==> flow/config.mk <==
export PLATFORM = sky130hd
export DESIGN_NAME = cpu_hazard
export DESIGN_NICKNAME = cpu_hazard
export VERILOG_FILES = /design/flow/design.v
export SDC_FILE = /design/flow/constraint.sdc
export NUM_CORES = 4
export LEC_CHECK = 0
export ABC_AREA = 1
export CAP_MARGIN = 20
export CORE_MARGIN = 2
export CORE_UTILIZATION = 71
export CTS_CLUSTER_SIZE = 14
export GPL_TIMING_DRIVEN = 1
export HOLD_SLACK_MARGIN = 0.3
export MAX_ROUTING_LAYER = met5
export SETUP_SLACK_MARGIN = 0.37
export SLEW_MARGIN = 10
==> flow/constraint.sdc <==
create_clock -name core_clock -period 3.41 [get_ports {clk}]
set_input_delay 0.6820 -clock core_clock [delete_from_list [all_inputs] [get_ports {clk}]]
set_output_delay 0.6820 -clock core_clock [all_outputs]
set_load 0.01 [all_outputs]
==> flow/design.v <==
`timescale 1ns / 1ps
module cpu_hazard(input wire clk,
           input wire rst,
           input wire enable,
           input wire start,
           output wire d_we,
           output wire [7:0] i_addr,
           output wire [7:0] d_addr,
           input  wire [15:0] i_datain,
           input  wire [15:0] d_datain,
           output wire [15:0] d_dataout,
           output wire busy
    );
    reg [7:0] pc;
    assign i_addr = pc;
    function automatic wr_reg(input [4:0] op);
      wr_reg = (op == 5'b00010) || (op == 5'b01000) || (op == 5'b10001) || (op == 5'b01010) || (op == 5'b10010)
            || (op == 5'b10000) || (op == 5'b01001) || (op == 5'b01011) || (op == 5'b01101) || (op == 5'b01110)
            || (op == 5'b01111)  || (op == 5'b00100)  || (op == 5'b00101)  || (op == 5'b00110) || (op == 5'b00111);
    endfunction
    function automatic rd_r1(input [4:0] op);
      rd_r1 = (op == 5'b00011) || (op == 5'b00010) || (op == 5'b01000) || (op == 5'b10001) || (op == 5'b01010)
           || (op == 5'b10010) || (op == 5'b01100) || (op == 5'b01101) || (op == 5'b01110) || (op == 5'b01111)
           || (op == 5'b00100) || (op == 5'b00110) || (op == 5'b00101) || (op == 5'b00111);
    endfunction
    function automatic rd_r2(input [4:0] op);
      rd_r2 = (op == 5'b01000) || (op == 5'b10001) || (op == 5'b01010) || (op == 5'b10010) || (op == 5'b01100)
           || (op == 5'b01101) || (op == 5'b01110) || (op == 5'b01111);
    endfunction
    function automatic rd_r0(input [4:0] op);
      rd_r0 = (op == 5'b10000) || (op == 5'b01011) || (op == 5'b01001) || (op == 5'b11001) || (op == 5'b11010)
           || (op == 5'b11011) || (op == 5'b11100) || (op == 5'b11101) || (op == 5'b11110) || (op == 5'b11111)
           || (op == 5'b00011);
    endfunction
    function automatic set_flags(input [4:0] op);
      set_flags = (op == 5'b01100) || (op == 5'b01000) || (op == 5'b01001) || (op == 5'b10001) || (op == 5'b01010)
               || (op == 5'b01011) || (op == 5'b10010) || (op == 5'b10000);
    endfunction
    reg state;
    reg next_state;
    reg [15:0] wb_ir;
    reg [15:0] id_ir;
    reg [15:0] ex_ir;
    reg [15:0] mem_ir;
    reg [15:0] reg_A;
    reg [15:0] reg_B;
    reg [15:0] smdr;
    reg [15:0] smdr1;
    reg [15:0] reg_C;
    reg [15:0] reg_C1;
    reg [15:0] gr [0:7];
    reg [15:0] ALUo;
    reg alu_cf;
    reg cf, nf, zf;
    reg dw;
    assign busy = state;
    always @(posedge clk or negedge rst)
    begin
      if (!rst) state <= 1'b0;
      else state <= next_state;
    end
    always @(*)
    begin
      case (state)
        1'b0: if (enable == 1 && start == 1) next_state = 1'b1;
               else next_state = 1'b0;
        default: if (enable == 0 || wb_ir[15:11] == 5'b00001) next_state = 1'b0;
               else next_state = 1'b1;
      endcase
    end
    wire branch_taken = ((ex_ir[15:11] == 5'b11010) && (zf == 1)) || ((ex_ir[15:11] == 5'b11100) && (nf == 1))
                     || ((ex_ir[15:11] == 5'b11011) && (zf == 0)) || ((ex_ir[15:11] == 5'b11101) && (nf == 0))
                     || ((ex_ir[15:11] == 5'b11110) && (cf == 1)) || ((ex_ir[15:11] == 5'b11111) && (cf == 0))
                     || (ex_ir[15:11] == 5'b11001);
    wire [4:0] if_op = i_datain[15:11];
    wire load_use = (id_ir[15:11] == 5'b00010) &&
                    ((rd_r1(if_op) && id_ir[10:8] == i_datain[6:4]) ||
                     (rd_r2(if_op) && id_ir[10:8] == i_datain[2:0]) ||
                     (rd_r0(if_op) && id_ir[10:8] == i_datain[10:8]));
    always @(posedge clk or negedge rst)
    begin
      if (!rst)
      begin
        id_ir <= 16'b0;
        pc <= 8'b0;
      end
      else if (state == 1'b1)
      begin
        if (branch_taken)
        begin
          pc <= ALUo[7:0];
          id_ir <= 16'b0;
        end
        else if (id_ir[15:11] == 5'b11000)
        begin
          pc <= id_ir[7:0];
          id_ir <= 16'b0;
        end
        else if (load_use)
        begin
          pc <= pc;
          id_ir <= 16'b0;
        end
        else
        begin
          pc <= pc + 1;
          id_ir <= i_datain;
        end
      end
    end
    function automatic [15:0] fwd(input [2:0] r);
      if (wr_reg(ex_ir[15:11]) && ex_ir[15:11] != 5'b00010 && ex_ir[10:8] == r)
        fwd = ALUo;
      else if (wr_reg(mem_ir[15:11]) && mem_ir[10:8] == r)
        fwd = (mem_ir[15:11] == 5'b00010) ? d_datain : reg_C;
      else if (wr_reg(wb_ir[15:11]) && wb_ir[10:8] == r)
        fwd = reg_C1;
      else
        fwd = gr[r];
    endfunction
    wire [4:0] id_op = id_ir[15:11];
    always @(posedge clk or negedge rst)
    begin
      if (!rst)
      begin
        ex_ir <= 0;
        reg_A <= 0;
        reg_B <= 0;
        smdr <= 0;
      end
      else if (state == 1'b1)
      begin
        if (branch_taken)
        begin
          ex_ir <= 16'b0;
          reg_A <= 16'b0;
          reg_B <= 16'b0;
        end
        else
        begin
          ex_ir <= id_ir;
          if (rd_r0(id_op) && id_op != 5'b00011)
            reg_A <= fwd(id_ir[10:8]);
          else if (rd_r1(id_op))
            reg_A <= fwd(id_ir[6:4]);
          if (id_op == 5'b00010 || id_op == 5'b00011 || id_op == 5'b00100 || id_op == 5'b00110
              || id_op == 5'b00101 || id_op == 5'b00111)
            reg_B <= {12'b0, id_ir[3:0]};
          else if (id_op == 5'b10000)
            reg_B <= {id_ir[7:0], 8'b0};
          else if (rd_r0(id_op))
            reg_B <= {8'b0, id_ir[7:0]};
          else if (rd_r2(id_op))
            reg_B <= fwd(id_ir[2:0]);
        end
        if (id_op == 5'b00011)
          smdr <= fwd(id_ir[10:8]);
      end
    end
    always @(*)
    begin
      alu_cf = cf;
      ALUo = reg_A + reg_B;
      case (ex_ir[15:11])
        5'b01000, 5'b01001, 5'b10000: {alu_cf, ALUo} = {1'b0, reg_A} + {1'b0, reg_B};
        5'b10001:              {alu_cf, ALUo} = {1'b0, reg_A} + {1'b0, reg_B} + {16'b0, cf};
        5'b01010, 5'b01011, 5'b01100:  {alu_cf, ALUo} = {1'b0, reg_A} - {1'b0, reg_B};
        5'b10010:              {alu_cf, ALUo} = {1'b0, reg_A} - {1'b0, reg_B} - {16'b0, cf};
        5'b01101:               ALUo = reg_A & reg_B;
        5'b01110:                ALUo = reg_A | reg_B;
        5'b01111:               ALUo = reg_A ^ reg_B;
        5'b00100, 5'b00101:         ALUo = reg_A << reg_B[3:0];
        5'b00110:               ALUo = reg_A >> reg_B[3:0];
        5'b00111:               ALUo = $signed(reg_A) >>> reg_B[3:0];
        default:            ALUo = reg_A + reg_B;
      endcase
    end
    always @(posedge clk or negedge rst)
    begin
      if (!rst)
      begin
        mem_ir <= 0;
        reg_C <= 0;
        zf <= 0;
        nf <= 0;
        cf <= 0;
        dw <= 0;
        smdr1 <= 0;
      end
      else if (state == 1'b1)
      begin
        mem_ir <= ex_ir;
        reg_C <= ALUo;
        smdr1 <= smdr;
        if (set_flags(ex_ir[15:11]))
        begin
          zf <= (ALUo == 0);
          nf <= ALUo[15];
          cf <= alu_cf;
        end
        dw <= (ex_ir[15:11] == 5'b00011);
      end
    end
    assign d_addr = reg_C[7:0];
    assign d_dataout = smdr1;
    assign d_we = dw;
    always @(posedge clk or negedge rst)
    begin
      if (!rst)
      begin
        wb_ir <= 0;
        reg_C1 <= 0;
      end
      else if (state == 1'b1)
      begin
        wb_ir <= mem_ir;
        if (mem_ir[15:11] == 5'b00010)
          reg_C1 <= d_datain;
        else
          reg_C1 <= reg_C;
      end
    end
    integer k;
    always @(posedge clk or negedge rst)
    begin
      if (!rst)
      begin
        for (k = 0; k < 8; k = k + 1) gr[k] <= 16'b0;
      end
      else if (state == 1'b1)
      begin
        if (wr_reg(wb_ir[15:11]))
          gr[wb_ir[10:8]] <= reg_C1;
      end
    end
endmodule
==> flow/run.sh <==
#!/bin/bash
# the make line also repeats each setting of config.mk as NAME=value (left out here)
make -C /OpenROAD-flow-scripts/flow DESIGN_CONFIG=/design/flow/config.mk WORK_HOME=/design/flow/orfs CLKGATE_MAP_FILE= finish
==> results of run 1 <==
==> stage by stage <==
step,setup slack (ps),instances
after floorplan,421.0,3251
after global placement,57.29,3685
after detailed placement,18.44,3685
after CTS,353.5,3758
==> what timing repair did <==
| item | CTS |
|---|---|
| hold endpoints to repair | 67 |
| hold buffers | 1 |
| resized | 69 |
| pin swaps | 25 |
| setup buffers | 16 |
| setup endpoints to repair | 53 |
==> qor.txt, run 1 <==
Seq share, synth - 32.44%
number of enable flip-flop cells - 0
Post-synth top cells - 973 x nand2_1, 406 x o21ai_0, 336 x inv_1
Gate Count Post-Synth - 3251
XORs/XNORs by Area - 1.704%
io pins - 70
ys cells - 3251
Floorplan Nets - 3343
buffers from clock root to sink, at most - 3
number of buffers inserted by port buffering - 69
Die W - 177.5 µm
Most common reg cell - dfrtp_1
root buffer cell - clkbuf_16
DP HPWL - 61960 µm
RePlAce Congestion - 1.227
placed inst area - 0.02289 mm²
yosys warning tally - 2
Die Y - 177.5 µm
largest area contributor in the netlist - dfrtp_1
Sink Count - 277
Seq cells post-synth - 277
H-tree levels - 1
Core Area - 0.02964 mm²
outcome - did not finish
Yosys Chip Area - 0.02137 mm²
Syn Area/Cell - 6.574 µm²
chip area - 0.03150 mm²
Synth cell types - 57
top-area cell type share of the netlist area - 32.44%
# rows - 63
mux frac, synth - 0.4684%
Initial Utilization - 72.10%
synthesized area - 0.02137 mm²
Basic Gates by Area - 31.02%
FFs w/ async S/R, synth - 100.0%
top cells, area - dfrtp_1 32%, nand2_1 17%, o21ai_0 9.5%, inv_1 5.9%, nand3_1 5.2%
CTS Buf Count - 30
Synth Area in Adders - 3.349%
Failed at - global routing
comb area leader - simple AND/OR/NAND/NOR gates
ao+oa area frac - 20.93%
most frequent cell after synthesis - nand2_1
==> run 2: changes to the inputs <==
- ABC_AREA: 1 -> not set
- CORE_UTILIZATION: 71 -> 72
- CTS_CLUSTER_DIAMETER: not set -> 199
- CTS_CLUSTER_SIZE: 14 -> 24
- GPL_TIMING_DRIVEN: 1 -> not set
- HOLD_SLACK_MARGIN: 0.3 -> not set
- MAX_ROUTING_LAYER: met5 -> not set
- PLACE_DENSITY_LB_ADDON: not set -> 0.27
- SETUP_SLACK_MARGIN: 0.37 -> 0.47
- SLEW_MARGIN: 10 -> 20
- TNS_END_PERCENT: not set -> 5
- clock period: 3.41 -> 3.75 ns (I/O delays scaled with it)
==> run 2 against run 1 <==
  * Die area rose by 2.3%
  * Synthesized cell count shrank 23%
  * Now fails the layout checks on negative setup slack
  * Synthesized area grew 3.7%
==> qor.txt, run 2 <==
crit path DAT - 4200 ps
largest area contributor in the netlist - dfrtp_1
Synth cell types - 111
CTS Buf Count - 15
overall routed net length - 85260 µm
Seq cells post-synth - 277
DP HPWL - 60240 µm
ao+oa area frac - 22.30%
Worst path depth - 13
outcome - complete, but fails checks
initial antenna violation count - 2
CTS tree - yes
mux frac, synth - 19.46%
number of enable flip-flop cells - 0
Power Clock - 1.79 mW
nets - 2707
Synth Area in Adders - 3.228%
power per cell area - 1102 mW/mm²
placed inst area - 0.02425 mm²
Clock power frac - 6.4%
Sw Ratio - 51.74%
CP delay by family, top - AND-OR/OR-AND gates
Max Clock Skew - 38.68 ps
drc violations - 0
Die W - 179.5 µm
Comb. pwr - 19.8 mW
Worst path max stage delay - 730 ps
unrepaired setup endpoints after global routing - true
slowest cell on the critical path - dfrtp_1
Reg2Reg Setup Slack - -40 ps
top cells, area - dfrtp_1 31%, mux2_2 9.6%, mux2i_1 5.7%, o21ai_0 4.5%, mux4_2 4.1%
PnR worst setup slack - -42.05 ps
ys cells - 2500
io pins - 70
GRT Total Usage - 51.89%
stage-log warning count - 62
largest net degree at the start of global routing - 92
worst skew pair latency - 530 ps
Sequential Power Share - 22.5%
Combinational Power Share - 71.1%
CP required - 4160 ps
comb area leader - AND-OR/OR-AND gates
Syn Area/Cell - 8.869 µm²
reg2reg path depth - 13
final hold violation count - 0
Leakage - 10.54 nW
grt ovf - 0
XORs/XNORs by Area - 3.217%
synthesis-to-layout area growth - 14.23%
PnR Total Power - 27.92 mW
worst hold slack - 190.6 ps
First DRT Iteration DRCs - 3910
Worst Tran Pin Value - 1135 ps
cell mode on critical path - buf_4
CP Launch Type - flip-flop
period utilisation layout - 101.1%
Layout Cells excl Fill - 3018
Design Area, Final - 0.02533 mm²
first-pass GRT wire length - 130700 µm
Critical Path End - smdr[14]$_DFFE_PN0P_
worst-path cell chain - buf_4, clkinv_1, buf_4, buf_4, mux2i_1, a22oi_1, o221ai_1, a221oi_2, o21ai_1, a221oi_2, buf_4, o211ai_1, o21a_1
root buffer cell - clkbuf_16
number of max-cap violations - 0
Sink Count - 277
Top power group - combinational cells
Routed Antenna Nets - 0
clock transition at the registers of the reported paths - 100 ps
DR vias/cell - 7.676
Worst VDD drop - 0.0005583 V
internal power - 13.47 mW
Fillers - 1809
crit end category - flip-flop
synthesized area - 0.02217 mm²
worst-path maximum fanout - 15
WS Path Type - flip-flop to flip-flop
Yosys Chip Area - 0.02217 mm²
# rows - 64
Post-synth top cells - 277 x dfrtp_1, 223 x nor2_1, 200 x o21ai_0
number of buffers inserted by port buffering - 69
Basic Gates by Area - 14.94%
buffers and inverters on the worst path - 5
first drt pass iteration count - 9
Power Sequential - 6.30 mW
Floorplan Nets - 2592
Layout Check Fails - negative setup slack
Seq share, synth - 31.26%
worst hold path type - input pin to asynchronous set/reset pin
vias in the first global route - 22390
Die Y - 179.5 µm
final slew viol count - 0
reg2reg start - ex_ir[11]$_DFFE_PN0P_
Placed Cells - 2954
chip area - 0.03221 mm²
buffers from clock root to sink, at most - 3
Hold-fix buffers, CTS - 0
most frequent cell after synthesis - dfrtp_1
Worst slew margin - 24.18%
Tmin final - 3792 ps
Switch Pwr - 14.45 mW
setup_tns - -81.67 ps
Critical Path Start - ex_ir[11]$_DFFE_PN0P_
top-area cell type share of the netlist area - 31.26%
Core Area - 0.03043 mm²
dpl ws - -258.8 ps
RePlAce Congestion - 1.150
DR vias - 23170
max frequency - 0.2637 GHz
capturing point of the worst reg2reg path - smdr[14]$_DFFE_PN0P_
end-of-flow core utilization - 83.23%
Initial Utilization - 72.86%
FFs w/ async S/R, synth - 100.0%
Most common reg cell - dfrtp_1
yosys warning tally - 2
average wire per standard cell - 28.25 µm
endpoints failing setup - 3
H-tree levels - 1
Gate Count Post-Synth - 2500
run 2: area by class of cell:
type / instances / area (µm²) / share of cell area [%]
Timing Repair Buffer: 302 / 2613 / 10.32
Tap cell: 396 / 495.5 / 1.956
Inverter: 96 / 364.1 / 1.438
Clock inverter: 1 / 16.27 / 0.06422
Sequential cell: 277 / 6947 / 27.43
Clock buffer: 19 / 390.4 / 1.541
Antenna cell: 4 / 10.01 / 0.03952
Multi-Input combinational cell: 1923 / 14490 / 57.22
run 2: routing by layer:
layer | track usage, % | routed length (µm) | vias up
met5 | 0 | 13 | -
met4 | 45.53 | 9739 | 2
met3 | 15.30 | 11820 | 720
met2 | 76.60 | 35990 | 2253
met1 | 61.90 | 27690 | 10760
li1 | - | - | 9431
run 2: what timing repair did:
| action | CTS | global route |
|---|---|---|
| setup buffers | 31 | 7 |
| pin swaps | 33 | 24 |
| gates resized | 37 | 35 |
| gates cloned | 1 | 0 |
| endpoints found under the setup margin | 56 | 68 |
| hold endpoints to repair | 0 | 0 |
==> run 3: changes to the inputs <==
- CTS_CLUSTER_DIAMETER: 199 -> not set
- CTS_CLUSTER_SIZE: 24 -> not set
- PLACE_DENSITY: not set -> 0.76
- PLACE_DENSITY_LB_ADDON: 0.27 -> not set
- SETUP_SLACK_MARGIN: 0.47 -> -0.3
- TNS_END_PERCENT: 5 -> not set
- clock period: 3.75 -> 3.01 ns (I/O delays scaled with it)
==> run 3 against run 2 <==
  * The run now fails in global routing
  * Synthesized area is the same
  * Die area unchanged
  * Synthesized cell count did not move
==> qor.txt, run 3 <==
outcome - did not finish
Failed at - global routing
tool error - [ERROR GRT-0232] Routing congestion too high. Check the congestion heatmap in the GUI.
io pins - 70
mux frac, synth - 19.46%
Sink Count - 277
Basic Gates by Area - 14.94%
largest area contributor in the netlist - dfrtp_1
ys cells - 2500
yosys warning tally - 2
Yosys Chip Area - 0.02217 mm²
CTS Buf Count - 30
top cells, area - dfrtp_1 31%, mux2_2 9.6%, mux2i_1 5.7%, o21ai_0 4.5%, mux4_2 4.1%
Floorplan Nets - 2592
chip area - 0.03221 mm²
number of enable flip-flop cells - 0
Most common reg cell - dfrtp_1
grt ovf - 120
Die W - 179.5 µm
H-tree levels - 1
Die Y - 179.5 µm
XORs/XNORs by Area - 3.217%
buffers from clock root to sink, at most - 3
number of buffers inserted by port buffering - 69
Initial Utilization - 72.86%
Synth Area in Adders - 3.228%
Seq share, synth - 31.26%
Synth cell types - 111
most frequent cell after synthesis - dfrtp_1
Seq cells post-synth - 277
Gate Count Post-Synth - 2500
ao+oa area frac - 22.30%
top-area cell type share of the netlist area - 31.26%
Core Area - 0.03043 mm²
comb area leader - AND-OR/OR-AND gates
FFs w/ async S/R, synth - 100.0%
synthesized area - 0.02217 mm²
root buffer cell - clkbuf_16
Post-synth top cells - 277 x dfrtp_1, 223 x nor2_1, 200 x o21ai_0
DP HPWL - 63350 µm
GRT Total Usage - 75.73%
Syn Area/Cell - 8.869 µm²
placed inst area - 0.02593 mm²
# rows - 64
RePlAce Congestion - 1.211
## run 3: repair_timing
action                                  in CTS
buffers inserted                            17
endpoints found under the setup margin      49
hold buffers                                 1
gates resized                               72
pin swaps                                   29
hold endpoints to repair                    46
## run 3: layer usage
layer | global-route usage (%) | overflow
met1 | 76.49 | 0
met2 | 91.74 | 54
met3 | 59.46 | 3
met4 | 76.62 | 62
met5 | 27.41 | 1
## run 3: per-stage QoR
| stage | util (%) | instances | worst slack (ps) | hold WS, ps |
|---|---|---|---|---|
| after CTS | 90.12 | 3236 | -594.5 | 503.3 |
| after detailed placement | 85.23 | 3167 | -757.4 | 490.8 |
| after global placement | 85.23 | 3167 | -670.3 | 489.2 |
| after floorplan | - | 2500 | -464.9 | 306.4 |
==> run 4: changes to the inputs <==
- CORE_UTILIZATION: 72 -> 70
- CTS_CLUSTER_SIZE: not set -> 51
- PLACE_DENSITY: 0.76 -> not set
- SETUP_SLACK_MARGIN: -0.3 -> 0.52
- clock period: 3.01 -> 4.88 ns (I/O delays scaled with it)
==> run 4 against run 3 <==
  * Now clean on timing, DRC and antenna
  * Synthesized cell count stayed put
  * Synthesized area stayed put
  * Die area increased by 2.8%
==> qor.txt, run 4 <==
outcome - finished clean
Die W - 182.0 µm
drc violations - 0
first drt pass iteration count - 18
DR vias/cell - 7.899
Reg2Reg Setup Slack - 590 ps
Tmin final - 4286 ps
register area - 0.006944 mm²
unrepaired setup endpoints after global routing - true
Comb gate area - 0.01414 mm²
top-area cell type share of the netlist area - 31.26%
capturing point of the worst reg2reg path - reg_A[15]$_DFFE_PN0P_
setup_tns - 0 ps
Seq cells post-synth - 277
final slew viol count - 0
Die Y - 182.0 µm
reg2reg start - reg_A[0]$_DFFE_PN0P_
Switch Pwr - 11.36 mW
H-tree levels - 1
Sw Ratio - 53.05%
RePlAce Congestion - 1.071
worst skew pair latency - 590 ps
synthesized area - 0.02217 mm²
overall routed net length - 90800 µm
period utilisation layout - 87.82%
Most common reg cell - dfrtp_1
Clock power frac - 11.1%
worst-path cell chain - inv_1, ha_1, inv_1, fa_1, nor2b_1, o21a_1, o31a_1, o211a_1, nor4b_2, nand2_1, o21a_1, o311a_4, a221oi_2, a22o_1
Comb. pwr - 14.0 mW
nets - 2598
Synth Area in Adders - 3.228%
buffers and inverters on the worst path - 2
largest area contributor in the netlist - dfrtp_1
CP Launch Type - flip-flop
crit end category - flip-flop
Inserted Diodes - 0
Setup Buffers After CTS - 0
first-pass GRT wire length - 138100 µm
slowest cell on the critical path - nor4b_2
DP HPWL - 61640 µm
power per cell area - 875.3 mW/mm²
Power Clock - 2.37 mW
Yosys Chip Area - 0.02217 mm²
yosys warning tally - 2
crit path DAT - 4820 ps
Power Sequential - 5.03 mW
ys cells - 2500
Worst VDD drop - 0.0005062 V
WS Path Type - flip-flop to flip-flop
Critical Path Start - reg_A[0]$_DFFE_PN0P_
initial antenna violation count - 1
root buffer cell - clkbuf_16
GRT Total Usage - 54.70%
worst hold path type - input pin to asynchronous set/reset pin
io pins - 70
vias in the first global route - 22940
chip area - 0.03311 mm²
Worst Tran Pin Value - 1194 ps
stage-log warning count - 66
synthesis-to-layout area growth - 10.36%
Gate Count Post-Synth - 2500
Combinational Power Share - 65.4%
average wire per standard cell - 30.98 µm
buffers from clock root to sink, at most - 3
endpoints failing setup - 0
internal power - 10.06 mW
Initial Utilization - 70.63%
DR vias - 23150
Core Area - 0.03139 mm²
CP required - 5410 ps
number of buffers inserted by port buffering - 69
Fillers - 1934
Syn Area/Cell - 8.869 µm²
Worst path max stage delay - 550 ps
Sequential Power Share - 23.5%
Max Clock Skew - 34.60 ps
Floorplan Nets - 2592
top cells, area - dfrtp_1 31%, mux2_2 9.6%, mux2i_1 5.7%, o21ai_0 4.5%, mux4_2 4.1%
Top power group - combinational cells
number of enable flip-flop cells - 0
# rows - 65
Critical Path End - reg_A[15]$_DFFE_PN0P_
Seq share, synth - 31.26%
Leakage - 10.11 nW
CTS tree - yes
CP delay by family, top - AND-OR/OR-AND gates
Basic Gates by Area - 14.94%
Worst path depth - 14
FFs w/ async S/R, synth - 100.0%
Post-synth top cells - 277 x dfrtp_1, 223 x nor2_1, 200 x o21ai_0
mux frac, synth - 19.46%
worst hold slack - 456.6 ps
Synth cell types - 111
number of max-cap violations - 0
largest net degree at the start of global routing - 109
max frequency - 0.2333 GHz
XORs/XNORs by Area - 3.217%
First DRT Iteration DRCs - 3942
Worst slew margin - 20.26%
grt ovf - 0
worst-path maximum fanout - 7
comb area leader - AND-OR/OR-AND gates
ao+oa area frac - 22.30%
most frequent cell after synthesis - dfrtp_1
Sink Count - 277
final hold violation count - 0
CTS Buf Count - 31
clock transition at the registers of the reported paths - 60 ps
Hold-fix buffers, CTS - 0
Routed Antenna Nets - 0
reg2reg path depth - 14
-- run 4: layer usage --
layer	vias up	global-route usage, %	share of wire [%]	wire (µm)
met5	-	0	0.021	19
met4	2	47.61	12	10620
met3	896	19.01	14	12620
met2	2323	81.81	42	38450
met1	10730	62.65	32	29090
li1	9203	-	-	-
-- run 4: cell type report --
class                           count  area share [%]
Multi-Input combinational cell   1923           57.80
Sequential cell                   277           28.38
Timing Repair Buffer              177           6.259
Clock buffer                       44           3.533
Tap cell                          402           2.056
Inverter                           96           1.473
Clock inverter                     12          0.5011
-- run 4: per-stage QoR --
stage                     utilization (%)  cell area [µm²]  total power [mW]  instances  setup WS (ps)
after global placement              74.42            23360             17.28       2874          710.6
after CTS                           77.58            24360             20.28       2930          606.9
final                               77.94            24470             21.42       2931          594.2
after floorplan                         -            22170             13.33       2500          776.4
after global routing                77.94            24470             22.09       2931          497.8
after detailed placement            74.42            23360             17.71       2874          610.1
-- run 4: what timing repair did --
item / 4_1_cts / 5_1_grt
resized: 1 / 13
setup endpoints to repair: 1 / 9
pin swaps: 0 / 4
==> run 5: changes to the inputs <==
- CAP_MARGIN: 20 -> 10
- CELL_PAD_IN_SITES_DETAIL_PLACEMENT: not set -> 2
- CORE_MARGIN: 2 -> 3
- CORE_UTILIZATION: 70 -> 46
- CTS_CLUSTER_SIZE: 51 -> not set
- GPL_TIMING_DRIVEN: not set -> 0
- MIN_ROUTING_LAYER: not set -> met2
- PLACE_DENSITY_LB_ADDON: not set -> 0.17
- SETUP_SLACK_MARGIN: 0.52 -> not set
- TNS_END_PERCENT: not set -> 35
- clock period: 4.88 -> 5.72 ns (I/O delays scaled with it)
==> run 5 against run 4 <==
  * The run now fails in global routing
  * Synthesized cell count did not move
  * Die area up 54%
  * Synthesized area stayed put
==> qor.txt, run 5 <==
outcome - did not finish
Failed at - global routing
tool error - [ERROR GRT-0116] Global routing finished with congestion. Check the congestion regions in the DRC Viewer.
Yosys Chip Area - 0.02217 mm²
yosys warning tally - 2
Die W - 225.5 µm
GRT Total Usage - 92.75%
Die Y - 225.5 µm
Sink Count - 277
synthesized area - 0.02217 mm²
largest area contributor in the netlist - dfrtp_1
FFs w/ async S/R, synth - 100.0%
# rows - 79
number of buffers inserted by port buffering - 69
buffers from clock root to sink, at most - 3
most frequent cell after synthesis - dfrtp_1
grt ovf - 1049
dpl ws - -644.0 ps
Floorplan Nets - 2592
Synth Area in Adders - 3.228%
post-cts sizing count - 5
Setup Buffers After CTS - 0
mux frac, synth - 19.46%
ao+oa area frac - 22.30%
number of enable flip-flop cells - 0
CTS Buf Count - 36
top cells, area - dfrtp_1 31%, mux2_2 9.6%, mux2i_1 5.7%, o21ai_0 4.5%, mux4_2 4.1%
Most common reg cell - dfrtp_1
Synth cell types - 111
io pins - 70
Basic Gates by Area - 14.94%
Core Area - 0.04705 mm²
DP HPWL - 98080 µm
ys cells - 2500
Initial Utilization - 47.12%
chip area - 0.05087 mm²
RePlAce Congestion - 1.219
Gate Count Post-Synth - 2500
root buffer cell - clkbuf_16
top-area cell type share of the netlist area - 31.26%
Seq share, synth - 31.26%
Post-synth top cells - 277 x dfrtp_1, 223 x nor2_1, 200 x o21ai_0
Hold-fix buffers, CTS - 0
H-tree levels - 2
Seq cells post-synth - 277
Placed Cells - 3182
comb area leader - AND-OR/OR-AND gates
Syn Area/Cell - 8.869 µm²
XORs/XNORs by Area - 3.217%
## run 5: through the flow
| step | cell area (µm²) | TNS [ps] | total power [mW] |
|---|---|---|---|
| after floorplan | 22170 | 0 | 11.37 |
| after CTS | 24940 | 0 | 20.01 |
| after detailed placement | 23740 | -4383 | 16.91 |
| after global placement | 23620 | -2293630 | 15.66 |
## run 5: metal layers
metal	overflow	track usage, %
met1	-	-
met2	72	91.80
met3	781	104.3
met4	79	76.18
met5	117	94.12
==> run 6: changes to the inputs <==
- ABC_AREA: not set -> 1
- CAP_MARGIN: 10 -> 25
- CELL_PAD_IN_SITES_DETAIL_PLACEMENT: 2 -> not set
- CORE_MARGIN: 3 -> 4
- CORE_UTILIZATION: 46 -> 35
- CTS_CLUSTER_SIZE: not set -> 79
- GPL_ROUTABILITY_DRIVEN: not set -> 0
- GPL_TIMING_DRIVEN: 0 -> 1
- MAX_ROUTING_LAYER: not set -> met4
- MIN_ROUTING_LAYER: met2 -> met1
- PLACE_DENSITY_LB_ADDON: 0.17 -> 0.24
- SETUP_SLACK_MARGIN: not set -> 0.37
- SLEW_MARGIN: 20 -> 10
- TNS_END_PERCENT: 35 -> 55
- clock period: 5.72 -> 4.64 ns (I/O delays scaled with it)
==> run 6 against run 5 <==
  * The run now finishes clean
  * Die area is 28% higher
  * Synthesized area is 3.6% lower
  * Synthesized cell count is 30% higher
==> qor.txt, run 6 <==
Fillers - 6505
Die W - 255.1 µm
worst hold slack - 409.6 ps
average wire per standard cell - 21.98 µm
Most common reg cell - dfrtp_1
Design Area, Final - 0.02399 mm²
internal power - 8.129 mW
First DRT Iteration DRCs - 2926
comb area leader - simple AND/OR/NAND/NOR gates
final slew viol count - 0
FFs w/ async S/R, synth - 100.0%
Worst path max stage delay - 710 ps
number of max-cap violations - 0
period utilisation layout - 83.10%
CTS Buf Count - 36
synthesized area - 0.02137 mm²
DR vias/cell - 5.707
largest net degree at the start of global routing - 101
Worst Tran Pin Value - 892.5 ps
CP Launch Type - flip-flop
crit end category - flip-flop
slowest cell on the critical path - dfrtp_1
H-tree levels - 2
Sink Count - 277
Yosys Chip Area - 0.02137 mm²
top cells, area - dfrtp_1 32%, nand2_1 17%, o21ai_0 9.5%, inv_1 5.9%, nand3_1 5.2%
mux frac, synth - 0.4684%
setup_tns - 0 ps
io pins - 70
Comb. pwr - 10.7 mW
ys cells - 3251
CP required - 5050 ps
Power Sequential - 4.32 mW
Switch Pwr - 9.732 mW
Routed Antenna Nets - 0
crit path DAT - 4260 ps
worst-path maximum fanout - 12
CP delay by family, top - AND-OR/OR-AND gates
post-cts sizing count - 0
Critical Path End - reg_A[1]$_DFFE_PN0P_
Combinational Power Share - 59.8%
reg2reg start - id_ir[10]$_DFFE_PN0P_
PnR worst setup slack - 784.1 ps
initial antenna violation count - 2
nets - 3350
Critical Path Start - id_ir[10]$_DFFE_PN0P_
chip area - 0.06508 mm²
WS Path Type - flip-flop to flip-flop
Floorplan Nets - 3343
# rows - 90
stage-log warning count - 62
most frequent cell after synthesis - nand2_1
drc violations - 0
worst skew pair latency - 570 ps
Setup Buffers After CTS - 0
placed inst area - 0.02279 mm²
first drt pass iteration count - 6
Top power group - combinational cells
Synth cell types - 57
Reg2Reg Setup Slack - 780 ps
unrepaired setup endpoints after global routing - false
worst-path cell chain - inv_1, nand3_1, clkinv_1, a21oi_1, nand4_1, o21ai_0, o211ai_1, nand3_1, nand2_1, o221ai_1, o21ai_0
largest area contributor in the netlist - dfrtp_1
DP HPWL - 67250 µm
top-area cell type share of the netlist area - 32.44%
Placed Cells - 4002
Core Area - 0.06036 mm²
Leakage - 10.96 nW
yosys warning tally - 2
buffers from clock root to sink, at most - 3
power per cell area - 744.6 mW/mm²
dpl ws - 964.3 ps
Hold-fix buffers, CTS - 0
grt ovf - 0
DR vias - 23200
number of enable flip-flop cells - 0
Syn Area/Cell - 6.574 µm²
ao+oa area frac - 20.93%
Die Y - 255.1 µm
first-pass GRT wire length - 136100 µm
Gate Count Post-Synth - 3251
Seq share, synth - 32.44%
max frequency - 0.2593 GHz
Sw Ratio - 54.49%
worst hold path type - input pin to asynchronous set/reset pin
capturing point of the worst reg2reg path - reg_A[1]$_DFFE_PN0P_
overall routed net length - 89360 µm
outcome - finished clean
final hold violation count - 0
clock transition at the registers of the reported paths - 60 ps
Worst slew margin - 40.35%
Worst path depth - 11
Synth Area in Adders - 3.349%
Max Clock Skew - 24.01 ps
vias in the first global route - 21900
root buffer cell - clkbuf_16
CTS tree - yes
synthesis-to-layout area growth - 12.24%
endpoints failing setup - 0
number of buffers inserted by port buffering - 69
Power Clock - 2.87 mW
GRT Total Usage - 27.89%
end-of-flow core utilization - 39.74%
Tmin final - 3856 ps
PnR Total Power - 17.86 mW
Sequential Power Share - 24.2%
Worst VDD drop - 0.0003617 V
Seq cells post-synth - 277
XORs/XNORs by Area - 1.704%
reg2reg path depth - 11
buffers and inverters on the worst path - 2
Basic Gates by Area - 31.02%
Clock power frac - 16.1%
Initial Utilization - 35.41%
Layout Cells excl Fill - 4066
Post-synth top cells - 973 x nand2_1, 406 x o21ai_0, 336 x inv_1
==> run 6: cell type report <==
cell class	count	area [µm²]	area share, %
flip-flops and latches	277	6933	28.90
multi-input cells	2439	12280	51.21
diodes	2	5.005	0.02087
well taps	782	978.4	4.079
inverters	368	1389	5.790
clock inverters	11	150.1	0.6260
repair buffers	136	1211	5.050
clock buffers	51	1037	4.324
==> run 6: layer usage <==
| metal | part of all wire (%) | vias to the layer above | routed length, µm | track usage, % |
|---|---|---|---|---|
| met2 | 44 | 1320 | 38960 | 42.38 |
| met5 | 0 | - | 0 | - |
| li1 | - | 10840 | - | - |
| met4 | 6.8 | 0 | 6035 | 15.37 |
| met1 | 41 | 10720 | 36380 | 36.00 |
| met3 | 8.9 | 326 | 7980 | 3.922 |
==> run 7: changes to the inputs <==
- ABC_AREA: 1 -> not set
- CAP_MARGIN: 25 -> 20
- CORE_MARGIN: 4 -> 2
- CORE_UTILIZATION: 35 -> 65
- CTS_CLUSTER_SIZE: 79 -> not set
- GPL_ROUTABILITY_DRIVEN: 0 -> not set
- GPL_TIMING_DRIVEN: 1 -> not set
- MAX_ROUTING_LAYER: met4 -> not set
- MIN_ROUTING_LAYER: met1 -> not set
- PLACE_DENSITY_LB_ADDON: 0.24 -> not set
- SETUP_SLACK_MARGIN: 0.37 -> not set
- SLEW_MARGIN: 10 -> 20
- TNS_END_PERCENT: 55 -> not set
- clock period: 4.64 -> 3.96 ns (I/O delays scaled with it)
==> run 7 against run 6 <==
  * Still clean
  * Register-to-register slack lost 670 ps
  * Hold slack lost 180 ps
  * Final cell count shrank 25%
  * Critical endpoint is now reg_A[15]$_DFFE_PN0P_
  * Highest routed layer unchanged
==> qor.txt, run 7 <==
XORs/XNORs by Area - 3.217%
Routed Antenna Nets - 0
comb area leader - AND-OR/OR-AND gates
DR vias/cell - 7.310
Synth cell types - 111
H-tree levels - 1
Die W - 188.7 µm
top cells, area - dfrtp_1 31%, mux2_2 9.6%, mux2i_1 5.7%, o21ai_0 4.5%, mux4_2 4.1%
Design Area, Final - 0.02526 mm²
ys cells - 2500
Synth Area in Adders - 3.228%
buffers and inverters on the worst path - 2
largest net degree at the start of global routing - 89
number of enable flip-flop cells - 0
Top power group - combinational cells
CTS Buf Count - 30
Seq share, synth - 31.26%
Worst Tran Pin Value - 1213 ps
chip area - 0.03560 mm²
PnR Total Power - 26.63 mW
# rows - 67
Floorplan Nets - 2592
Seq cells post-synth - 277
Critical Path End - reg_A[15]$_DFFE_PN0P_
end-of-flow core utilization - 75.34%
RePlAce Congestion - 1.056
Die Y - 188.7 µm
Worst VDD drop - 0.0006222 V
first-pass GRT wire length - 129900 µm
yosys warning tally - 2
Post-synth top cells - 277 x dfrtp_1, 223 x nor2_1, 200 x o21ai_0
io pins - 70
Tmin final - 3850 ps
CP required - 4480 ps
endpoints failing setup - 0
crit end category - flip-flop
Max Clock Skew - 18.54 ps
worst-path maximum fanout - 12
FFs w/ async S/R, synth - 100.0%
internal power - 13.11 mW
power per cell area - 1054 mW/mm²
DR vias - 22380
first drt pass iteration count - 7
ao+oa area frac - 22.30%
mux frac, synth - 19.46%
worst-path cell chain - inv_1, ha_1, buf_4, nand2_1, o31a_1, nor3_2, o2111a_1, nand3_1, or4_1, and3_1, o311a_4, a221oi_2, a22o_1
average wire per standard cell - 27.84 µm
WS Path Type - flip-flop to flip-flop
root buffer cell - clkbuf_16
top-area cell type share of the netlist area - 31.26%
nets - 2683
outcome - finished clean
drc violations - 0
Gate Count Post-Synth - 2500
Reg2Reg Setup Slack - 110 ps
Fillers - 2362
synthesis-to-layout area growth - 13.94%
worst hold slack - 228.6 ps
Worst slew margin - 19.12%
Yosys Chip Area - 0.02217 mm²
buffers from clock root to sink, at most - 3
reg2reg start - reg_A[4]$_DFFE_PN0P_
Power Clock - 2.84 mW
synthesized area - 0.02217 mm²
period utilisation layout - 97.22%
initial antenna violation count - 0
Syn Area/Cell - 8.869 µm²
Critical Path Start - reg_A[4]$_DFFE_PN0P_
First DRT Iteration DRCs - 3122
Initial Utilization - 66.12%
Power Sequential - 5.96 mW
final hold violation count - 0
clock transition at the registers of the reported paths - 60 ps
Placed Cells - 3002
Layout Cells excl Fill - 3062
worst hold path type - input pin to asynchronous set/reset pin
Combinational Power Share - 66.9%
placed inst area - 0.02407 mm²
crit path DAT - 4370 ps
CP delay by family, top - simple AND/OR/NAND/NOR gates
slowest cell on the critical path - or4_1
reg2reg path depth - 13
max frequency - 0.2597 GHz
stage-log warning count - 62
largest area contributor in the netlist - dfrtp_1
number of buffers inserted by port buffering - 69
CP Launch Type - flip-flop
Sw Ratio - 50.76%
Comb. pwr - 17.8 mW
Sequential Power Share - 22.4%
vias in the first global route - 21790
Most common reg cell - dfrtp_1
Clock power frac - 10.7%
Basic Gates by Area - 14.94%
overall routed net length - 85250 µm
most frequent cell after synthesis - dfrtp_1
CTS tree - yes
final slew viol count - 0
Sink Count - 277
Worst path max stage delay - 530 ps
worst skew pair latency - 580 ps
grt ovf - 0
Leakage - 10.58 nW
capturing point of the worst reg2reg path - reg_A[15]$_DFFE_PN0P_
unrepaired setup endpoints after global routing - true
Core Area - 0.03353 mm²
DP HPWL - 61590 µm
GRT Total Usage - 47.25%
Switch Pwr - 13.52 mW
Worst path depth - 13
number of max-cap violations - 0
## run 7: routing by layer
metal | track usage [%] | routed length, µm
met5 | 0 | 0
met4 | 35.91 | 8263
met3 | 9.071 | 9187
met2 | 73.95 | 37550
met1 | 58.02 | 30250
## run 7: repair_timing
item | CTS | global route
hold buffers | 0 | 0
endpoints found under the setup margin | 0 | 21
buffers inserted | 0 | 4
gates resized | 0 | 26
## run 7: stage by stage
stage | worst slack, ps | setup TNS [ps]
2_1_floorplan | 1.760 | 0
3_3_place_gp | 61.96 | 0
3_5_place_dp | 35.53 | 0
4_1_cts | 3.836 | 0
5_1_grt | -30.01 | -74.48
6_report | 110.1 | 0
## run 7: layout make-up
type,count,area [µm²],area share (%)
Multi-Input combinational cell,1923,14180,56.14
Sequential cell,277,6944,27.49
Timing Repair Buffer,263,2227,8.816
Clock buffer,41,863.3,3.418
Tap cell,448,560.5,2.219
Inverter,96,360.3,1.426
Clock inverter,12,118.9,0.4705
Antenna cell,2,5.005,0.01981
==> run 8: changes to the inputs <==
- ABC_AREA: not set -> 0
- CAP_MARGIN: 20 -> 25
- CORE_MARGIN: 2 -> 8
- CORE_UTILIZATION: 65 -> 40
- MAX_ROUTING_LAYER: not set -> met4
- SETUP_SLACK_MARGIN: not set -> 1.43
- clock period: 3.96 -> 6.0 ns (I/O delays scaled with it)
==> run 8 against run 7 <==
  * Combinational power shrank 38%
  * First-iteration DRC count shrank 28%
  * Synthesized cell count is the same
  * Sequential share of layout area grew 0.74 points
  * Die area grew 78%
  * Via count shrank 6.6%
  * Synthesized area is the same
  * Clock skew grew 7.8 ps
  * Clock power shrank 35%
  * Final cell count grew 5.9%
  * Flip-flop count is the same
  * Critical endpoint is now zf$_DFFE_PN0P_
  * Largest cell class unchanged
  * Highest routed layer unchanged
==> qor.txt, run 8 <==
Switch Pwr - 8.885 mW
Worst Tran Pin Value - 1075 ps
largest area contributor in the netlist - dfrtp_1
power per cell area - 686.5 mW/mm²
top-area cell type share of the netlist area - 31.26%
Worst VDD drop - 0.0002980 V
largest net degree at the start of global routing - 137
GRT Total Usage - 27.88%
Leakage - 9.930 nW
Synth Area in Adders - 3.228%
Critical Path End - zf$_DFFE_PN0P_
reg2reg start - reg_A[0]$_DFFE_PN0P_
Max Clock Skew - 26.37 ps
Power Clock - 1.85 mW
met2 wire length - 40270 µm
hold depth - 1
Worst slew margin - 28.19%
chip area - 0.06322 mm²
CTS Buf Count - 29
worst-path cell chain - ha_1, fa_1, xor2_2, o2111ai_2, nor4b_4, mux2i_1, xnor2_1, a22o_1, nor2_1, nand4_1, or4b_1, o21ai_1
end-of-flow core utilization - 44.73%
vias in the first global route - 20290
H-tree levels - 1
Hold Path Sink - smdr[3]$_DFFE_PN0P_
unrepaired setup endpoints after global routing - true
Tmin final - 4347 ps
Seq share, synth - 31.26%
first drt pass iteration count - 8
average wire per standard cell - 27.22 µm
mux frac, synth - 19.46%
Comb. pwr - 11.1 mW
Layout Cells excl Fill - 3244
XORs/XNORs by Area - 3.217%
DP HPWL - 63450 µm
Clock power frac - 11.0%
RePlAce Congestion - 1.005
Min-Delay Startpoint - smdr[3]$_DFFE_PN0P_
CTS tree - yes
setup_tns - 0 ps
slowest cell on the critical path - nor2_1
most frequent cell after synthesis - dfrtp_1
Sw Ratio - 52.63%
Die Y - 251.4 µm
comb area leader - AND-OR/OR-AND gates
synthesis-to-layout area growth - 10.93%
Core Area - 0.05499 mm²
Syn Area/Cell - 8.869 µm²
First DRT Iteration DRCs - 2243
worst-path maximum fanout - 7
Basic Gates by Area - 14.94%
CP Launch Type - flip-flop
crit end category - flip-flop
yosys warning tally - 2
Post-synth top cells - 277 x dfrtp_1, 223 x nor2_1, 200 x o21ai_0
overall routed net length - 88300 µm
drc violations - 0
endpoints failing setup - 0
clock transition at the registers of the reported paths - 80 ps
crit path DAT - 4860 ps
CP delay by family, top - simple AND/OR/NAND/NOR gates
grt ovf - 0
number of buffers inserted by port buffering - 69
buffers from clock root to sink, at most - 3
CP required - 6510 ps
Critical Path Start - reg_A[0]$_DFFE_PN0P_
Combinational Power Share - 65.6%
worst hold path type - flip-flop to flip-flop
first-pass GRT wire length - 133300 µm
final slew viol count - 0
final hold violation count - 0
Top power group - combinational cells
ao+oa area frac - 22.30%
root buffer cell - clkbuf_16
WS Path Type - flip-flop to flip-flop
Reg2Reg Setup Slack - 1650 ps
DR vias/cell - 6.442
ys cells - 2500
DR WL met3 - 7259 µm
buffers and inverters on the worst path - 0
Hold-fix buffers, CTS - 0
Yosys Chip Area - 0.02217 mm²
Sequential Power Share - 23.5%
Power Sequential - 3.96 mW
Routed Antenna Nets - 0
DR vias - 20900
Synth cell types - 111
number of max-cap violations - 0
FFs w/ async S/R, synth - 100.0%
Worst path depth - 12
Floorplan Nets - 2592
Placed Cells - 3192
DR top layer - met4
Gate Count Post-Synth - 2500
period utilisation layout - 72.45%
internal power - 7.998 mW
reg2reg path depth - 12
met1 WL - 35810 µm
Die W - 251.4 µm
Seq cells post-synth - 277
number of enable flip-flop cells - 0
Initial Utilization - 40.32%
top cells, area - dfrtp_1 31%, mux2_2 9.6%, mux2i_1 5.7%, o21ai_0 4.5%, mux4_2 4.1%
io pins - 70
stage-log warning count - 62
worst skew pair latency - 600 ps
# rows - 86
PnR Total Power - 16.88 mW
capturing point of the worst reg2reg path - zf$_DFFE_PN0P_
initial antenna violation count - 3
nets - 2567
Sink Count - 277
synthesized area - 0.02217 mm²
max frequency - 0.2300 GHz
Worst path max stage delay - 550 ps
Most common reg cell - dfrtp_1
outcome - finished clean
==> run 8: stage by stage <==
| stage | hold WS [ps] | instance area (µm²) | worst slack [ps] |
|---|---|---|---|
| detailed placement | 495.5 | 23600 | 1259 |
| global route | 532.0 | 24590 | 1416 |
| CTS | 513.9 | 24530 | 1539 |
| global placement | 490.4 | 23580 | 1377 |
| floorplan | 450.5 | 22170 | 1896 |
| finish | 510.0 | 24590 | 1653 |
==> run 8: metal layers <==
layer / vias to the layer above / GRT usage (%)
met2: 1130 / 43.72
met4: 0 / 12.94
li1: 9178 / -
met3: 298 / 4.713
met1: 10290 / 35.06
met5: - / -
==> run 8: final cells by class <==
| cell class | count | area (µm²) |
|---|---|---|
| Sequential cell | 277 | 6943 |
| Tap cell | 748 | 935.9 |
| Clock buffer | 38 | 769.5 |
| Timing Repair Buffer | 148 | 1313 |
| Inverter | 96 | 360.3 |
| Multi-Input combinational cell | 1923 | 14110 |
| Fill cell | 5293 | 30390 |
| Clock inverter | 11 | 157.7 |
| Antenna cell | 3 | 7.507 |
==> run 8: what timing repair did <==
| item | in CTS | in global routing |
|---|---|---|
| cloned | 0 | 0 |
| pin swaps | 0 | 1 |
| setup buffers | 0 | 0 |
| setup endpoints to repair | 8 | 12 |
| endpoints found under the hold margin | 0 | 0 |
| resized | 1 | 9 |
==> run 9: changes to the inputs <==
- ABC_AREA: 0 -> 1
- CAP_MARGIN: 25 -> 20
- CELL_PAD_IN_SITES_DETAIL_PLACEMENT: not set -> 2
- CORE_MARGIN: 8 -> 2
- CORE_UTILIZATION: 40 -> 20
- CTS_CLUSTER_SIZE: not set -> 13
- GPL_ROUTABILITY_DRIVEN: not set -> 0
- GPL_TIMING_DRIVEN: not set -> 1
- MAX_ROUTING_LAYER: met4 -> not set
- PLACE_DENSITY_LB_ADDON: not set -> 0.21
- SETUP_SLACK_MARGIN: 1.43 -> 0.02
- clock period: 6.0 -> 4.48 ns (I/O delays scaled with it)
==> run 9 against run 8 <==
  * Still clean
  * Setup slack got worse by 1200 ps
  * Clock power is about 70% higher
  * Final area is 1.8% higher
  * Synthesized cell count grew 30%
==> qor.txt, run 9 <==
Fillers - 12690
worst-path cell chain - ha_1, fa_1, ha_1, inv_1, nor2_1, nor2_1, o21bai_1, nand3b_1, nor2_1, nand4_1, nand2_1, inv_1, nand2_1, o21ai_0, o211ai_1, o21ai_0
Routed Antenna Nets - 0
mux frac, synth - 0.4684%
most frequent cell after synthesis - nand2_1
Sequential Power Share - 22.9%
post-cts sizing count - 0
Seq cells post-synth - 277
Die W - 330.9 µm
overall routed net length - 113500 µm
CTS tree - yes
internal power - 8.686 mW
Most common reg cell - dfrtp_1
Post-synth top cells - 973 x nand2_1, 406 x o21ai_0, 336 x inv_1
slowest cell on the critical path - fa_1
Critical Path Start - reg_B[0]$_DFFE_PN0P_
largest net degree at the start of global routing - 109
Sink Count - 277
drc violations - 0
final slew viol count - 0
top cells, area - dfrtp_1 32%, nand2_1 17%, o21ai_0 9.5%, inv_1 5.9%, nand3_1 5.2%
clock transition at the registers of the reported paths - 60 ps
Critical Path End - reg_A[2]$_DFFE_PN0P_
Placed Cells - 4641
ao+oa area frac - 20.93%
H-tree levels - 2
synthesis-to-layout area growth - 17.20%
outcome - finished clean
endpoints failing setup - 0
crit path DAT - 4430 ps
Power Sequential - 4.54 mW
crit end category - flip-flop
Sw Ratio - 56.20%
# rows - 119
setup_tns - 0 ps
Die Y - 330.9 µm
synthesized area - 0.02137 mm²
nets - 3381
worst-path maximum fanout - 8
Comb. pwr - 12.1 mW
Gate Count Post-Synth - 3251
XORs/XNORs by Area - 1.704%
first drt pass iteration count - 5
Layout Cells excl Fill - 4708
Yosys Chip Area - 0.02137 mm²
Synth cell types - 57
Max Clock Skew - 35.49 ps
chip area - 0.1095 mm²
reg2reg path depth - 16
buffers and inverters on the worst path - 2
io pins - 70
Initial Utilization - 20.24%
largest area contributor in the netlist - dfrtp_1
Hold-fix buffers, CTS - 0
worst hold path type - input pin to asynchronous set/reset pin
max frequency - 0.2487 GHz
capturing point of the worst reg2reg path - reg_A[2]$_DFFE_PN0P_
stage-log warning count - 62
CP Launch Type - flip-flop
period utilisation layout - 89.74%
Power Clock - 3.15 mW
Worst VDD drop - 0.0002488 V
CP required - 4890 ps
Clock power frac - 15.9%
number of enable flip-flop cells - 0
Floorplan Nets - 3343
unrepaired setup endpoints after global routing - false
Basic Gates by Area - 31.02%
DR vias/cell - 5.082
Setup Buffers After CTS - 0
Reg2Reg Setup Slack - 460 ps
DR vias - 23930
yosys warning tally - 2
power per cell area - 791.8 mW/mm²
Combinational Power Share - 61.2%
number of max-cap violations - 0
WS Path Type - flip-flop to flip-flop
first-pass GRT wire length - 169400 µm
initial antenna violation count - 6
Worst path max stage delay - 620 ps
buffers from clock root to sink, at most - 3
CP delay by family, top - adder cells
vias in the first global route - 25010
CTS Buf Count - 37
comb area leader - simple AND/OR/NAND/NOR gates
Syn Area/Cell - 6.574 µm²
root buffer cell - clkbuf_16
Synth Area in Adders - 3.349%
average wire per standard cell - 24.11 µm
reg2reg start - reg_B[0]$_DFFE_PN0P_
register area - 0.006933 mm²
worst skew pair latency - 590 ps
top-area cell type share of the netlist area - 32.44%
Leakage - 11.14 nW
Switch Pwr - 11.15 mW
First DRT Iteration DRCs - 1712
Top power group - combinational cells
number of buffers inserted by port buffering - 69
GRT Total Usage - 20.51%
ys cells - 3251
Worst Tran Pin Value - 873.4 ps
Seq share, synth - 32.44%
Core Area - 0.1056 mm²
Worst slew margin - 41.77%
DP HPWL - 87760 µm
Comb gate area - 0.01229 mm²
Tmin final - 4021 ps
cell mode on critical path - nor2_1
Worst path depth - 16
grt ovf - 0
FFs w/ async S/R, synth - 100.0%
final hold violation count - 0
==> run 9: per-layer routing <==
layer / vias to the layer above / GRT usage, % / wire length (µm)
li1: 10880 / - / -
met4: 6 / 8.135 / 4962
met1: 12060 / 26.76 / 49270
met3: 234 / 2.677 / 6323
met5: - / 0 / 42
met2: 743 / 34.20 / 52900
==> run 9: area by class of cell <==
| cell class | instances | share of cell area [%] |
|---|---|---|
| Multi-Input combinational cell | 2439 | 49.07 |
| Timing Repair Buffer | 166 | 5.785 |
| Inverter | 368 | 5.545 |
| Tap cell | 1391 | 6.949 |
| Sequential cell | 277 | 27.68 |
| Clock inverter | 11 | 0.6344 |
| Antenna cell | 2 | 0.01998 |
| Clock buffer | 54 | 4.316 |
==> run 9: stage by stage <==
step | area, µm² | setup slack, ps | hold slack (ps) | total power [mW] | utilization [%]
2_1_floorplan | 21370 | 1491 | 449.2 | 11.41 | -
3_3_place_gp | 23800 | 532.0 | 458.9 | 16.12 | 22.54
3_5_place_dp | 23800 | 484.0 | 466.0 | 16.44 | 22.54
4_1_cts | 25040 | 470.1 | 309.9 | 19.74 | 23.72
5_1_grt | 25040 | 86.46 | 327.1 | 21.22 | 23.72
6_report | 25050 | 459.5 | 272.6 | 19.83 | 23.73
==> run 10: changes to the inputs <==
- CELL_PAD_IN_SITES_DETAIL_PLACEMENT: 2 -> not set
- CORE_UTILIZATION: 20 -> 67
- CTS_CLUSTER_SIZE: 13 -> 100
- GPL_ROUTABILITY_DRIVEN: 0 -> not set
- GPL_TIMING_DRIVEN: 1 -> not set
- PLACE_DENSITY: not set -> 0.39
- PLACE_DENSITY_LB_ADDON: 0.21 -> not set
- SETUP_SLACK_MARGIN: 0.02 -> not set
- clock period: 4.48 -> 3.26 ns (I/O delays scaled with it)
==> run 10 against run 9 <==
  * Now fails the layout checks on negative setup slack
  * Clock-buffer cell count shrank 16
  * Setup slack lost 680 ps
  * Critical path type unchanged
  * Synthesized cell count is the same
  * Final cell count shrank 19%
  * Non-clock buffer count grew 123
==> qor.txt, run 10 <==
Yosys Chip Area - 0.02137 mm²
top cells, area - dfrtp_1 32%, nand2_1 17%, o21ai_0 9.5%, inv_1 5.9%, nand3_1 5.2%
Initial Utilization - 67.90%
Synth cell types - 57
Post-synth top cells - 973 x nand2_1, 406 x o21ai_0, 336 x inv_1
worst hold slack - 30.50 ps
end-of-flow core utilization - 79.97%
most frequent cell after synthesis - nand2_1
reg2reg start - reg_A[4]$_DFFE_PN0P_
number of enable flip-flop cells - 0
ao+oa area frac - 20.93%
nets - 3497
worst-path maximum fanout - 9
DR vias - 26620
number of buffers inserted by port buffering - 69
endpoints failing setup - 21
worst skew pair latency - 590 ps
Leakage - 11.76 nW
Basic Gates by Area - 31.02%
Floorplan Nets - 3343
largest net degree at the start of global routing - 69
Syn Area/Cell - 6.574 µm²
ys cells - 3251
final slew viol count - 0
largest area contributor in the netlist - dfrtp_1
Seq cells post-synth - 277
Critical Path Start - reg_A[4]$_DFFE_PN0P_
slowest cell on the critical path - dfrtp_2
FFs w/ async S/R, synth - 100.0%
Switch Pwr - 15.74 mW
CP Launch Type - flip-flop
Sink Count - 277
unrepaired setup endpoints after global routing - true
Hold-fix buffers, CTS - 0
First DRT Iteration DRCs - 5071
Worst slew margin - 28.61%
buffers from clock root to sink, at most - 3
Worst VDD drop - 0.0005868 V
crit path DAT - 3930 ps
top-area cell type share of the netlist area - 32.44%
Die Y - 182.6 µm
CTS Buf Count - 30
capturing point of the worst reg2reg path - reg_A[13]$_DFFE_PN0P_
crit end category - flip-flop
yosys warning tally - 2
clock transition at the registers of the reported paths - 70 ps
chip area - 0.03334 mm²
Reg2Reg Setup Slack - -220 ps
cell mode on critical path - nand2_1
Sw Ratio - 53.66%
worst-path cell chain - clkinvlp_4, ha_4, nand2_1, nand2_1, nand2_1, nand2_1, inv_1, nand2_2, xor2_2, nand2_1, nor2_4, inv_2, nor2_4, nand2_2, nand2_1, nand2_1, nand2_2, nand3_2, nand2_1, nand3_1, nand3_2, nand2_1
Core Area - 0.03147 mm²
Tmin final - 3479 ps
Gate Count Post-Synth - 3251
Comb. pwr - 19.1 mW
Power Clock - 4.15 mW
comb area leader - simple AND/OR/NAND/NOR gates
GRT Total Usage - 55.85%
WS Path Type - flip-flop to flip-flop
power per cell area - 1165 mW/mm²
Worst path depth - 22
# rows - 65
period utilisation layout - 106.7%
CP required - 3720 ps
buffers and inverters on the worst path - 3
PnR worst setup slack - -218.7 ps
DR vias/cell - 6.941
first-pass GRT wire length - 142800 µm
Die W - 182.6 µm
stage-log warning count - 62
max frequency - 0.2875 GHz
final hold violation count - 0
Sequential Power Share - 20.8%
overall routed net length - 93940 µm
root buffer cell - clkbuf_16
synthesis-to-layout area growth - 17.78%
internal power - 13.59 mW
worst hold path type - input pin to asynchronous set/reset pin
average wire per standard cell - 24.50 µm
drc violations - 0
Layout Check Fails - negative setup slack
H-tree levels - 1
setup_tns - -2044 ps
vias in the first global route - 25200
first drt pass iteration count - 20
Power Sequential - 6.10 mW
CP delay by family, top - simple AND/OR/NAND/NOR gates
Most common reg cell - dfrtp_1
Worst path max stage delay - 430 ps
Max Clock Skew - 29.30 ps
XORs/XNORs by Area - 1.704%
initial antenna violation count - 10
Seq share, synth - 32.44%
number of max-cap violations - 0
DP HPWL - 65670 µm
Synth Area in Adders - 3.349%
Clock power frac - 14.1%
CTS tree - yes
Worst Tran Pin Value - 1041 ps
Combinational Power Share - 65.1%
synthesized area - 0.02137 mm²
mux frac, synth - 0.4684%
RePlAce Congestion - 1.201
Critical Path End - reg_A[13]$_DFFE_PN0P_
Routed Antenna Nets - 0
outcome - complete, but fails checks
reg2reg path depth - 22
io pins - 70
grt ovf - 0
Top power group - combinational cells
==> run 10: layout make-up <==
class | instances | area [µm²]
diodes | 4 | 10.01
clock buffers | 38 | 842.1
clock inverters | 18 | 354.1
fillers | 2254 | 6304
inverters | 368 | 1399
multi-input cells | 2439 | 12700
flip-flops and latches | 277 | 6939
well taps | 402 | 503.0
repair buffers | 289 | 2422
==> run 10: timing repair <==
item / in CTS / in global routing
hold endpoints to repair: 0 / 0
setup buffers: 1 / 13
pin swaps: 1 / 23
resized: 6 / 111
setup endpoints to repair: 31 / 51
==> run 10: metrics by stage <==
step | power, mW | instances | area (µm²) | setup WS (ps)
after global placement | 21.82 | 3761 | 23400 | -257.0
after CTS | 26.64 | 3818 | 24630 | 29.71
after floorplan | 15.68 | 3251 | 21370 | 271.0
final | 29.33 | 3835 | 25170 | -218.7
after detailed placement | 22.26 | 3761 | 23400 | -234.0
after global routing | 30.60 | 3831 | 25160 | -374.0
==> run 10: per-layer routing <==
| layer | global-route usage [%] | up-vias | part of all wire, % |
|---|---|---|---|
| met4 | 48.52 | 10 | 12 |
| met1 | 63.11 | 11780 | 31 |
| met5 | 0.5926 | - | 0.076 |
| met3 | 23.03 | 1013 | 15 |
| li1 | - | 11130 | - |
| met2 | 81.52 | 2694 | 41 |
==> run 11: changes to the inputs <==
- ABC_AREA: 1 -> not set
- CORE_UTILIZATION: 67 -> 70
- CTS_CLUSTER_DIAMETER: not set -> 26
- CTS_CLUSTER_SIZE: 100 -> 33
- HOLD_SLACK_MARGIN: not set -> -0.08
- PLACE_DENSITY: 0.39 -> not set
- SETUP_SLACK_MARGIN: not set -> 0.54
- clock period: 3.26 -> 3.87 ns (I/O delays scaled with it)
==> run 11 against run 10 <==
  * The flow now stops in global routing
  * Synthesized cell count shrank 23%
  * Die area shrank 0.68%
  * Synthesized area grew 3.7%
==> qor.txt, run 11 <==
top-area cell type share of the netlist area - 31.26%
Syn Area/Cell - 8.869 µm²
synthesized area - 0.02217 mm²
io pins - 70
FFs w/ async S/R, synth - 100.0%
Basic Gates by Area - 14.94%
top cells, area - dfrtp_1 31%, mux2_2 9.6%, mux2i_1 5.7%, o21ai_0 4.5%, mux4_2 4.1%
largest area contributor in the netlist - dfrtp_1
Sink Count - 277
Yosys Chip Area - 0.02217 mm²
Core Area - 0.03139 mm²
Placed Cells - 2952
yosys warning tally - 2
Initial Utilization - 70.63%
Synth cell types - 111
Floorplan Nets - 2592
grt ovf - 48
ao+oa area frac - 22.30%
ys cells - 2500
comb area leader - AND-OR/OR-AND gates
number of enable flip-flop cells - 0
DP HPWL - 61650 µm
root buffer cell - clkbuf_16
Most common reg cell - dfrtp_1
Failed at - global routing
tool error - [ERROR GRT-0232] Routing congestion too high. Check the congestion heatmap in the GUI.
mux frac, synth - 19.46%
Gate Count Post-Synth - 2500
RePlAce Congestion - 1.117
Post-synth top cells - 277 x dfrtp_1, 223 x nor2_1, 200 x o21ai_0
CTS Buf Count - 71
buffers from clock root to sink, at most - 3
chip area - 0.03311 mm²
GRT Total Usage - 77.64%
most frequent cell after synthesis - dfrtp_1
Seq cells post-synth - 277
Seq share, synth - 31.26%
placed inst area - 0.02416 mm²
Synth Area in Adders - 3.228%
# rows - 65
Die W - 182.0 µm
number of buffers inserted by port buffering - 69
outcome - did not finish
XORs/XNORs by Area - 3.217%
Die Y - 182.0 µm
H-tree levels - 3
==> run 11: what timing repair did <==
action                     in CTS
pin swaps                      60
buffers inserted               22
hold buffers                    0
setup endpoints to repair      53
cloned                          0
resized                        56
==> run 11: layer usage <==
metal	GRT overflow	track usage, %
met1	0	77.44
met2	16	92.75
met3	0	63.78
met4	32	78.39
met5	0	32.59
==> run 11: per-stage QoR <==
step                worst slack, ps  hold WS (ps)  utilization (%)
floorplan                     395.1         450.5                -
CTS                           182.2         248.0            86.64
detailed placement            36.72         472.3            76.96
global placement              90.14         475.6            76.95
==> run 12: changes to the inputs <==
- CTS_CLUSTER_DIAMETER: 26 -> 34
- CTS_CLUSTER_SIZE: 33 -> 21
- HOLD_SLACK_MARGIN: -0.08 -> not set
- MAX_ROUTING_LAYER: not set -> met4
- clock period: 3.87 -> 3.88 ns (I/O delays scaled with it)
==> run 12 against run 11 <==
  * The run now finishes clean
  * Synthesized area did not move
  * Die area is the same
  * Synthesized cell count stayed put
==> qor.txt, run 12 <==
outcome - finished clean
Seq cells post-synth - 277
crit end category - flip-flop
power per cell area - 1155 mW/mm²
yosys warning tally - 2
Reg2Reg Setup Slack - 100 ps
Worst path max stage delay - 430 ps
crit path DAT - 4210 ps
Leakage - 11.17 nW
Hold-fix buffers, CTS - 0
synthesized area - 0.02217 mm²
unrepaired setup endpoints after global routing - true
Sw Ratio - 50.91%
Power Clock - 3.74 mW
Worst slew margin - 18.18%
slowest cell on the critical path - dfrtp_1
XORs/XNORs by Area - 3.217%
Top power group - combinational cells
comb area leader - AND-OR/OR-AND gates
first drt pass iteration count - 19
initial antenna violation count - 7
stage-log warning count - 66
First DRT Iteration DRCs - 4788
final hold violation count - 0
Die Y - 182.0 µm
reg2reg path depth - 17
Syn Area/Cell - 8.869 µm²
final slew viol count - 0
top cells, area - dfrtp_1 31%, mux2_2 9.6%, mux2i_1 5.7%, o21ai_0 4.5%, mux4_2 4.1%
placed inst area - 0.02419 mm²
Initial Utilization - 70.63%
CP delay by family, top - AND-OR/OR-AND gates
DR vias/cell - 7.842
Tmin final - 3783 ps
PnR worst setup slack - 96.54 ps
worst skew pair latency - 550 ps
H-tree levels - 2
Critical Path End - smdr[14]$_DFFE_PN0P_
buffers and inverters on the worst path - 6
mux frac, synth - 19.46%
ys cells - 2500
endpoints failing setup - 0
DR vias - 24330
dpl ws - -39.58 ps
top-area cell type share of the netlist area - 31.26%
Sink Count - 277
Die W - 182.0 µm
period utilisation layout - 97.51%
average wire per standard cell - 30.23 µm
root buffer cell - clkbuf_16
Worst VDD drop - 0.0007012 V
# rows - 65
register area - 0.006954 mm²
Clock power frac - 12.1%
largest area contributor in the netlist - dfrtp_1
CP required - 4300 ps
io pins - 70
first-pass GRT wire length - 140200 µm
max frequency - 0.2643 GHz
Synth Area in Adders - 3.228%
synthesis-to-layout area growth - 21.04%
Worst Tran Pin Value - 1226 ps
DP HPWL - 61560 µm
Sequential Power Share - 20.0%
Seq share, synth - 31.26%
Synth cell types - 111
Layout Cells excl Fill - 3102
number of max-cap violations - 0
largest net degree at the start of global routing - 105
FFs w/ async S/R, synth - 100.0%
CP Launch Type - flip-flop
Switch Pwr - 15.78 mW
Max Clock Skew - 35.88 ps
GRT Total Usage - 57.01%
worst hold path type - input pin to asynchronous set/reset pin
capturing point of the worst reg2reg path - smdr[14]$_DFFE_PN0P_
Core Area - 0.03139 mm²
Basic Gates by Area - 14.94%
nets - 2756
Post-synth top cells - 277 x dfrtp_1, 223 x nor2_1, 200 x o21ai_0
Routed Antenna Nets - 0
Floorplan Nets - 2592
Critical Path Start - reg_A[0]$_DFFE_PN0P_
Comb gate area - 0.01488 mm²
RePlAce Congestion - 1.132
Worst path depth - 17
reg2reg start - reg_A[0]$_DFFE_PN0P_
clock transition at the registers of the reported paths - 60 ps
internal power - 15.21 mW
worst-path cell chain - inv_2, ha_4, inv_2, fa_2, nor2b_4, o21a_4, o31a_1, buf_4, buf_4, nor4b_4, nor4b_4, buf_4, xor2_1, a221oi_2, buf_4, o211ai_1, o21a_1
buffers from clock root to sink, at most - 3
grt ovf - 0
Most common reg cell - dfrtp_1
Comb. pwr - 21.0 mW
WS Path Type - flip-flop to flip-flop
ao+oa area frac - 22.30%
Fillers - 1588
number of enable flip-flop cells - 0
worst hold slack - 296.3 ps
CTS Buf Count - 38
drc violations - 0
cell mode on critical path - buf_4
most frequent cell after synthesis - dfrtp_1
chip area - 0.03311 mm²
CTS tree - yes
Gate Count Post-Synth - 2500
overall routed net length - 93780 µm
worst-path maximum fanout - 5
Design Area, Final - 0.02684 mm²
Power Sequential - 6.21 mW
vias in the first global route - 23450
Placed Cells - 2960
number of buffers inserted by port buffering - 69
Yosys Chip Area - 0.02217 mm²
Combinational Power Share - 67.9%
run 12: area by class of cell:
| type | instances | area share, % |
|---|---|---|
| well taps | 402 | 1.874 |
| clock inverters | 25 | 1.194 |
| diodes | 7 | 0.06527 |
| repair buffers | 328 | 10.39 |
| multi-input cells | 1923 | 55.46 |
| flip-flops and latches | 277 | 25.91 |
| clock buffers | 44 | 3.744 |
| inverters | 96 | 1.361 |
run 12: stage by stage:
| stage | setup TNS [ps] | util, % | power [mW] |
|---|---|---|---|
| after CTS | 0 | 82.66 | 27.86 |
| after detailed placement | -39.58 | 77.06 | 23.08 |
| after floorplan | 0 | - | 17.08 |
| after global routing | -186.3 | 85.48 | 31.88 |
| after global placement | 0 | 77.06 | 22.52 |
| final | 0 | 85.48 | 30.99 |
run 12: what timing repair did:
action                     4_1_cts  5_1_grt
gates cloned                     0        0
setup endpoints to repair       48       65
setup buffers                   29       35
gates resized                   46      132
pin swaps                       40       48
run 12: per-layer routing:
| layer | GRT usage [%] | wire length (µm) | up-vias | part of all wire (%) |
|---|---|---|---|---|
| met1 | 62.72 | 29180 | 11180 | 31 |
| li1 | - | - | 9541 | - |
| met4 | 50.32 | 12320 | 0 | 13 |
| met5 | - | 0 | - | 0 |
| met3 | 20.14 | 13330 | 1125 | 14 |
| met2 | 81.76 | 38950 | 2479 | 42 |
Power figures rest on the tool's default switching activity, not on a simulated workload.
